==> job 8326: inputs <==
## axi_gpio_expanded
module axi_gpio_expanded
#(
    parameter C_ALL_INPUTS        = 0,             
    parameter C_ALL_OUTPUTS       = 0,             
    parameter C_GPIO_WIDTH        = 32,            
    parameter C_DOUT_DEFAULT      = 32'h00000000,  
    parameter C_TRI_DEFAULT       = 32'hFFFFFFFF,  
    parameter C_IS_DUAL           = 1,             
    parameter C_ALL_INPUTS_2      = 0,             
    parameter C_ALL_OUTPUTS_2     = 0,             
    parameter C_GPIO2_WIDTH       = 32,            
    parameter C_DOUT_DEFAULT_2    = 32'h00000000,  
    parameter C_TRI_DEFAULT_2     = 32'hFFFFFFFF,  
    parameter C_INTERRUPT_PRESENT = 1              
)
(
    input logic ACLK,     
    input logic ARESETn,  
    input  logic              [8:2] AWADDR,    
    input  logic              [2:0] AWPROT,    
    input  logic                    AWVALID,   
    output logic                    AWREADY,   
    input  logic             [31:0] WDATA,   
    input  logic              [3:0] WSTRB,   
    input  logic                    WVALID,  
    output logic                    WREADY,  
    output logic              [1:0] BRESP,   
    output logic                    BVALID,  
    input  logic                    BREADY,  
    input  logic              [8:2] ARADDR,    
    input  logic              [2:0] ARPROT,    
    input  logic                    ARVALID,   
    output logic                    ARREADY,   
    output logic             [31:0] RDATA,   
    output logic              [1:0] RRESP,   
    output logic                    RVALID,  
    input  logic                    RREADY,  
    output logic ip2intc_irpt,                    
    input  logic  [C_GPIO_WIDTH-1:0] gpio_io_i,   
    output logic  [C_GPIO_WIDTH-1:0] gpio_io_o,   
    output logic  [C_GPIO_WIDTH-1:0] gpio_io_t,   
    input  logic [C_GPIO2_WIDTH-1:0] gpio2_io_i,  
    output logic [C_GPIO2_WIDTH-1:0] gpio2_io_o,  
    output logic [C_GPIO2_WIDTH-1:0] gpio2_io_t   
);
==> flow/config.mk <==
export PLATFORM = sky130hd
export DESIGN_NAME = axi_gpio_expanded
export DESIGN_NICKNAME = axi_gpio_expanded
export VERILOG_FILES = /design/flow/design.v
export SDC_FILE = /design/flow/constraint.sdc
export NUM_CORES = 4
export LEC_CHECK = 0
export CAP_MARGIN = 20
export CELL_PAD_IN_SITES_DETAIL_PLACEMENT = 0
export CELL_PAD_IN_SITES_GLOBAL_PLACEMENT = 3
export CORE_ASPECT_RATIO = 1.56
export CORE_MARGIN = 2
export CORE_UTILIZATION = 65
export CTS_CLUSTER_DIAMETER = 125
export GPL_TIMING_DRIVEN = 1
export HOLD_SLACK_MARGIN = 0.18
export PLACE_DENSITY_LB_ADDON = 0.1
export SETUP_SLACK_MARGIN = -0.18
export SLEW_MARGIN = 10
export TNS_END_PERCENT = 60
==> flow/constraint.sdc <==
create_clock -name core_clock -period 3.42 [get_ports {ACLK}]
set_input_delay 0.6840 -clock core_clock [delete_from_list [all_inputs] [get_ports {ACLK}]]
set_output_delay 0.6840 -clock core_clock [all_outputs]
set_load 0.01 [all_outputs]
run.sh (not shown) runs the stock make flow with config.mk's settings and CLKGATE_MAP_FILE=.
==> job 7915 (differences from job 8326) <==
- CELL_PAD_IN_SITES_DETAIL_PLACEMENT: 0 -> default
- CELL_PAD_IN_SITES_GLOBAL_PLACEMENT: 3 -> default
- CORE_ASPECT_RATIO: 1.56 -> default
- CORE_UTILIZATION: 65 -> 64
- CTS_CLUSTER_DIAMETER: 125 -> default
- GPL_TIMING_DRIVEN: 1 -> default
- HOLD_SLACK_MARGIN: 0.18 -> default
- PLACE_DENSITY_LB_ADDON: 0.1 -> default
- SETUP_SLACK_MARGIN: -0.18 -> 1.0
- SLEW_MARGIN: 10 -> 20
- TNS_END_PERCENT: 60 -> default
==> flow/constraint.sdc (replaced) <==
create_clock -name core_clock -period 3.39 [get_ports {ACLK}]
set_input_delay 0.6780 -clock core_clock [delete_from_list [all_inputs] [get_ports {ACLK}]]
set_output_delay 0.6780 -clock core_clock [all_outputs]
set_load 0.01 [all_outputs]
==> flow_summary.yaml <==
# physical design summary
floorplanning:
  initCoreUtil_pct: 66.1
  dieHeight_um: 164
  die_width_um: 106
  die_area_um2: 17400
status:
  outcome: "stopped before the end"
  flow.stopped_at: "global placement without I/O (3_1_place_gp_skip_io)"
  error: "[ERROR FLW-0024] Place density exceeds 1.0 (current PLACE_DENSITY_LB_ADDON =  0.1). Please check if the value of  PLACE_DENSITY_LB_ADDON is between 0 and 0.99."
The numbers above come from job 8326.

==> flow_summary.yaml <==
# physical design summary
status:
  outcome: "finished clean"
timing:
  whs_ps: 454
  rsz0062_at_grt: "yes"
synth:
  ys_sh_aoi_pct: 9.12
critical_path:
  reg2reg_depth: 5
floorplanning:
  die_area_um2: 17600
  dieHeight_um: 133
  die_width_um: 133
layout:
  seq_share_pct: 41.0
placement:
  dpl_worst_slack_ps: 531
grt:
  grt_use_total_pct: 38.3
The numbers above come from job 7915.


---

==> inputs of try-harbor <==
Starting RTL as in the previous note.
clock: 4.06 ns
lec_check: 0
abc_area: 1
cap_margin: 20
core_margin: 2
core_utilization: 23
cts_cluster_diameter: 263
cts_cluster_size: 19
gpl_routability_driven: 0
hold_slack_margin: 0.2
max_routing_layer: met4
min_routing_layer: met2
place_density_lb_addon: 0.17
setup_slack_margin: 0.8
slew_margin: 30
==> inputs of try-delta, as changes to try-harbor <==
--- a/flow/config.mk
+++ b/flow/config.mk
@@ -8,13 +8,16 @@
 export ABC_AREA = 1
 export CAP_MARGIN = 20
+export CELL_PAD_IN_SITES_GLOBAL_PLACEMENT = 3
+export CORE_ASPECT_RATIO = 0.86
 export CORE_MARGIN = 2
-export CORE_UTILIZATION = 23
+export CORE_UTILIZATION = 48
 export CTS_CLUSTER_DIAMETER = 263
-export CTS_CLUSTER_SIZE = 19
+export CTS_CLUSTER_SIZE = 86
 export GPL_ROUTABILITY_DRIVEN = 0
+export GPL_TIMING_DRIVEN = 0
 export HOLD_SLACK_MARGIN = 0.2
 export MAX_ROUTING_LAYER = met4
 export MIN_ROUTING_LAYER = met2
 export PLACE_DENSITY_LB_ADDON = 0.17
-export SETUP_SLACK_MARGIN = 0.8
+export SETUP_SLACK_MARGIN = -0.26
 export SLEW_MARGIN = 30
==> inputs of try-fjord, as changes to try-harbor <==
==> flow/config.mk (replaced) <==
export PLATFORM = sky130hd
export DESIGN_NAME = axi_gpio_expanded
export DESIGN_NICKNAME = axi_gpio_expanded
export VERILOG_FILES = /design/flow/design.v
export SDC_FILE = /design/flow/constraint.sdc
export NUM_CORES = 4
export LEC_CHECK = 0
export CAP_MARGIN = 20
export CORE_MARGIN = 2
export CORE_UTILIZATION = 40
export SLEW_MARGIN = 20
==> flow/constraint.sdc (replaced) <==
create_clock -name core_clock -period 5.28 [get_ports {ACLK}]
set_input_delay 1.0560 -clock core_clock [delete_from_list [all_inputs] [get_ports {ACLK}]]
set_output_delay 1.0560 -clock core_clock [all_outputs]
set_load 0.01 [all_outputs]
==> reports/metrics.cfg <==
[run_status]
status = no timing/DRC/antenna violations

[timing]
fmax_mhz = 328
fin_crit_sh_pct = 57.8

[yosys]
ys_sh_mux_pct = 7.05
syn_area_per_cell_um2 = 9.91
ys_sh_simple_pct = 18.9

[global_routing]
grt_use_met3_pct = 4.52
grt_max_degree = 73

[route]
dr_total_vias = 8457

[clock_tree]
cts_resized = 0

[die]
die_h_um = 167

[critical_path]
endpoint_kind = register
cpPeakStageDelay_ns = 0.50

[final_layout]
layout.area.comb_um2 = 4330

That was try-fjord.
==> reports/metrics.cfg <==
[die]
num_rows = 52
die_h_um = 147

[run_status]
status = aborted with a tool error
error = [ERROR FLW-0024] Place density exceeds 1.0 (current PLACE_DENSITY_LB_ADDON =  0.17). Please check if the value of  PLACE_DENSITY_LB_ADDON is between 0 and 0.99.
lastStage = global placement without I/O (3_1_place_gp_skip_io)

[yosys]
ys_sh_simple_pct = 15.3
compound_area_share_pct = 16.8
ys_sh_mux_pct = 0
dominantRegCellSynth = dfxtp_1
ys_cells = 1399
syn_area_per_cell_um2 = 8.12

That was try-delta.
==> reports/metrics.cfg <==
[critical_path]
endpoint_kind = register

[global_routing]
grt_use_met3_pct = 38.3
grt_max_degree = 90

[die]
die_h_um = 226

[run_status]
status = no timing/DRC/antenna violations

[yosys]
syn_area_per_cell_um2 = 8.12
ys_sh_simple_pct = 15.3
ys_sh_mux_pct = 0

[route]
dr_total_vias = 13400

[clock_tree]
cts_resized = 0
cts-root-buf = clkbuf_16

[timing]
fmax_mhz = 386

That was try-harbor.

---

==> wip/garnet <==
axi_gpio_expanded again, from the RTL that the note above started with.
clock: 1.74 ns
lec_check: 0
cap_margin: 20
core_margin: 2
core_utilization: 64
hold_slack_margin: 0.3
setup_slack_margin: -0.13
slew_margin: 20
==> inputs of wip/cedar, as changes to wip/garnet <==
CORE_UTILIZATION = 59   (was 64)
HOLD_SLACK_MARGIN = not set   (was 0.3)
SETUP_SLACK_MARGIN = not set   (was -0.13)
==> flow/constraint.sdc (replaced) <==
create_clock -name core_clock -period 3.29 [get_ports {ACLK}]
set_input_delay 0.6580 -clock core_clock [delete_from_list [all_inputs] [get_ports {ACLK}]]
set_output_delay 0.6580 -clock core_clock [all_outputs]
set_load 0.01 [all_outputs]
==> qor.csv <==
metric;value;unit
core area;16400;sq um
grt met2 use;105;%
detailed placer's ending HPWL;24200;um
Setup WS pre-CTS;-0.717;ns
status;aborted with a tool error;
Cells after DPL;1588;
GR Util All Layers;88.4;%
First Error;[ERROR GRT-0232] Routing congestion too high. Check the congestion heatmap in the GUI.;
Placer Congestion;0.882;
Overflow after GRT;395;
Placed Area;14100;sq um
Chip Width;133;um
die height;133;um
Init Core Util;64.7;%
failing step;global routing (5_1_grt);
That was wip/garnet.
==> qor.csv <==
metric;value;unit
grt met2 use;49.3;%
status;no timing/DRC/antenna violations;
core area;17800;sq um
Placer Congestion;0.840;
GR Util All Layers;31.7;%
Placed Area;13600;sq um
Init Core Util;59.7;%
Critical path origin;AWADDR[4];
Simple Share, Synth;18.9;%
die height;138;um
Chip Width;138;um
Overflow after GRT;0;
Post-synth EDFFs;0;
detailed placer's ending HPWL;22400;um
That was wip/cedar.

---

==> inputs of indigo <==
Starting RTL as in the previous note.
clock: 1.73 ns
lec_check: 0
abc_area: 0
cap_margin: 20
cell_pad_in_sites_detail_placement: 0
cell_pad_in_sites_global_placement: 0
core_aspect_ratio: 1.01
core_margin: 2
core_utilization: 70
cts_cluster_diameter: 358
cts_cluster_size: 15
gpl_routability_driven: 0
gpl_timing_driven: 1
max_routing_layer: met5
slew_margin: 20
==> ember: changes against indigo <==
Settings changed: ABC_AREA 0 to unset, CELL_PAD_IN_SITES_DETAIL_PLACEMENT 0 to unset, CELL_PAD_IN_SITES_GLOBAL_PLACEMENT 0 to unset, CORE_ASPECT_RATIO 1.01 to unset, CORE_UTILIZATION 70 to 59, CTS_CLUSTER_DIAMETER 358 to unset, CTS_CLUSTER_SIZE 15 to 38, GPL_ROUTABILITY_DRIVEN 0 to unset, GPL_TIMING_DRIVEN 1 to unset, HOLD_SLACK_MARGIN set to 0.29, MAX_ROUTING_LAYER met5 to unset.
==> flow/constraint.sdc (replaced) <==
create_clock -name core_clock -period 1.69 [get_ports {ACLK}]
set_input_delay 0.3380 -clock core_clock [delete_from_list [all_inputs] [get_ports {ACLK}]]
set_output_delay 0.3380 -clock core_clock [all_outputs]
set_load 0.01 [all_outputs]
==> willow: changes against indigo <==
Settings changed: CORE_ASPECT_RATIO 1.01 to 0.51, CORE_UTILIZATION 70 to 46, CTS_CLUSTER_DIAMETER 358 to unset, CTS_CLUSTER_SIZE 15 to unset, GPL_TIMING_DRIVEN 1 to 0, PLACE_DENSITY_LB_ADDON set to 0.09.
==> flow/constraint.sdc (replaced) <==
create_clock -name core_clock -period 2.25 [get_ports {ACLK}]
set_input_delay 0.4500 -clock core_clock [delete_from_list [all_inputs] [get_ports {ACLK}]]
set_output_delay 0.4500 -clock core_clock [all_outputs]
set_load 0.01 [all_outputs]
==> reports/metrics.yaml <==
placed_design:
  post-place-ws_ns: -0.677
  placement.cell_area_mm2: 0.0140
  place.detailed.instances: 1541
  port_buffers: 286
  dp_wirelength_um: 26400
yosys:
  synth_area_per_cell_um2: 9.91
  ys_sh_simple_pct: 18.9
  netlist-cell-type-count: 37
floorplanning:
  rows: 45
  die-width_um: 126
  placeableCoreArea_mm2: 0.0149
  fp.dieArea_mm2: 0.0162
  die-height_um: 128
  floorplanUtilization_pct: 71.1
run_status:
  first-error: "[ERROR DPL-0038] Utilization greater than 100%, impossible to legalize"
  status: "stopped before the end"
  stop_stage: "4_1_cts"
(the above is from indigo)
==> reports/metrics.yaml <==
run_status:
  status: "complete, but fails checks"
  checkFailReasons: "negative setup slack"
power:
  p_comb_share_pct: 8.7
floorplanning:
  floorplanUtilization_pct: 59.7
  fp.dieArea_mm2: 0.0191
  rows: 49
  placeableCoreArea_mm2: 0.0178
  die-width_um: 138
clock_network:
  path_clk_slew_ns: 0.06
  post-cts-setup-buffer-count: 7
  worstSkewPairLatency_ns: 0.56
final_timing:
  timing.final.ws_setup_ns: -0.147
  finalSetupViolations: 26
placed_design:
  dp_wirelength_um: 23800
  place.detailed.instances: 1587
  port_buffers: 286
  post-place-ws_ns: -0.683
setup_path:
  slowest_delay_ns: 0.56
yosys:
  synth_area_per_cell_um2: 9.91
  ys_sh_simple_pct: 18.9
final_layout:
  dominant-cell-class: "sequential cells"
(the above is from ember)
==> reports/metrics.yaml <==
run_status:
  status: "finished clean"
global_route:
  groute.layer.met1.usage_pct: 41.9
yosys:
  synth.cell_area_mm2: 0.0106
  synth_area_per_cell_um2: 9.91
  netlist-cell-type-count: 37
  ys_sh_simple_pct: 18.9
placed_design:
  port_buffers: 283
  placement.cell_area_mm2: 0.0138
  post-place-ws_ns: -0.867
floorplanning:
  floorplanUtilization_pct: 47.2
  fp.dieArea_mm2: 0.0244
  rows: 39
  placeableCoreArea_mm2: 0.0225
  die-height_um: 112
  die-width_um: 217
power:
  top_power_group: "sequential cells"
  p_clk_mw: 4.79
final_timing:
  grt_setup_unrepaired: "yes"
(the above is from willow)

---

==> inputs of 07-14 <==
Starting RTL as in the previous note.
clock: 4.62 ns
lec_check: 0
abc_area: 1
cap_margin: 25
cell_pad_in_sites_detail_placement: 2
cell_pad_in_sites_global_placement: 3
core_margin: 7
core_utilization: 25
gpl_routability_driven: 0
gpl_timing_driven: 1
hold_slack_margin: 0.19
max_routing_layer: met4
min_routing_layer: met2
slew_margin: 20
tns_end_percent: 40
==> 04-04 (differences from 07-14) <==
Settings changed: ABC_AREA 1 to not set, CAP_MARGIN 25 to 20, CELL_PAD_IN_SITES_GLOBAL_PLACEMENT 3 to not set, CORE_MARGIN 7 to 2, CORE_UTILIZATION 25 to 68, GPL_TIMING_DRIVEN 1 to 0, HOLD_SLACK_MARGIN 0.19 to not set, MAX_ROUTING_LAYER met4 to not set, MIN_ROUTING_LAYER met2 to not set, TNS_END_PERCENT 40 to not set.
==> flow/constraint.sdc (replaced) <==
create_clock -name core_clock -period 1.74 [get_ports {ACLK}]
set_input_delay 0.3480 -clock core_clock [delete_from_list [all_inputs] [get_ports {ACLK}]]
set_output_delay 0.3480 -clock core_clock [all_outputs]
set_load 0.01 [all_outputs]
==> 05-11 (differences from 07-14) <==
Settings changed: ABC_AREA 1 to 0, CAP_MARGIN 25 to 20, CELL_PAD_IN_SITES_DETAIL_PLACEMENT 2 to 0, CELL_PAD_IN_SITES_GLOBAL_PLACEMENT 3 to 0, CORE_ASPECT_RATIO set to 1.01, CORE_MARGIN 7 to 2, CORE_UTILIZATION 25 to 70, HOLD_SLACK_MARGIN 0.19 to not set, MAX_ROUTING_LAYER met4 to met5, MIN_ROUTING_LAYER met2 to not set, SETUP_SLACK_MARGIN set to 0.51, TNS_END_PERCENT 40 to not set.
==> flow/constraint.sdc (replaced) <==
create_clock -name core_clock -period 1.73 [get_ports {ACLK}]
set_input_delay 0.3460 -clock core_clock [delete_from_list [all_inputs] [get_ports {ACLK}]]
set_output_delay 0.3460 -clock core_clock [all_outputs]
set_load 0.01 [all_outputs]
==> 02-21 (differences from 07-14) <==
Settings changed: ABC_AREA 1 to 0, CAP_MARGIN 25 to 20, CELL_PAD_IN_SITES_DETAIL_PLACEMENT 2 to 0, CELL_PAD_IN_SITES_GLOBAL_PLACEMENT 3 to 0, CORE_ASPECT_RATIO set to 0.99, CORE_MARGIN 7 to 2, CORE_UTILIZATION 25 to 67, CTS_CLUSTER_SIZE set to 37, HOLD_SLACK_MARGIN 0.19 to not set, MAX_ROUTING_LAYER met4 to met5, MIN_ROUTING_LAYER met2 to not set, TNS_END_PERCENT 40 to not set.
==> flow/constraint.sdc (replaced) <==
create_clock -name core_clock -period 1.87 [get_ports {ACLK}]
set_input_delay 0.3740 -clock core_clock [delete_from_list [all_inputs] [get_ports {ACLK}]]
set_output_delay 0.3740 -clock core_clock [all_outputs]
set_load 0.01 [all_outputs]
==> comparison table <==
Outcome: 04-04 stopped before the end; 07-14 no timing/DRC/antenna violations; 05-11 stopped before the end; 02-21 stopped before the end
Failing step: 04-04 detailed placement; 07-14 -; 05-11 clock tree synthesis; 02-21 global routing
Area fraction of the dominant cell type after synthesis: 04-04 56.4%; 07-14 52.7%; 05-11 56.4%; 02-21 56.4%
Mux share of post-synthesis cell area: 04-04 7.05%; 07-14 0%; 05-11 7.05%; 02-21 7.05%
H-tree levels: 04-04 -; 07-14 2; 05-11 -; 02-21 1
Buffers inserted during post-CTS setup optimization: 04-04 -; 07-14 0; 05-11 -; 02-21 1
Post-synthesis cell count from yosys: 04-04 1,070; 07-14 1,399; 05-11 1,070; 02-21 1,070
Post-Place Cells: 04-04 -; 07-14 2,219; 05-11 1,544; 02-21 1,558
Mean cell area of the mapped netlist: 04-04 9.91 um^2; 07-14 8.12 um^2; 05-11 9.91 um^2; 02-21 9.91 um^2
Post-DP Area: 04-04 -; 07-14 14,700 um^2; 05-11 14,100 um^2; 02-21 14,000 um^2
Post-cts hold buffer count: 04-04 -; 07-14 0; 05-11 -; 02-21 0
Post-cts gate resize count: 04-04 -; 07-14 0; 05-11 -; 02-21 71
CTS Sinks: 04-04 -; 07-14 299; 05-11 -; 02-21 299
Root Buffer Master: 04-04 -; 07-14 sky130_fd_sc_hd__clkbuf_16; 05-11 -; 02-21 sky130_fd_sc_hd__clkbuf_16
Floorplan core area: 04-04 15,200 um^2; 07-14 44,500 um^2; 05-11 14,900 um^2; 02-21 15,400 um^2
Detailed placer's ending HPWL: 04-04 -; 07-14 34,400 um; 05-11 29,600 um; 02-21 25,900 um
Post-Syn Instances: 04-04 1,070; 07-14 1,399; 05-11 1,070; 02-21 1,070
Power figures rest on the tool's default switching activity, not on a simulated workload.
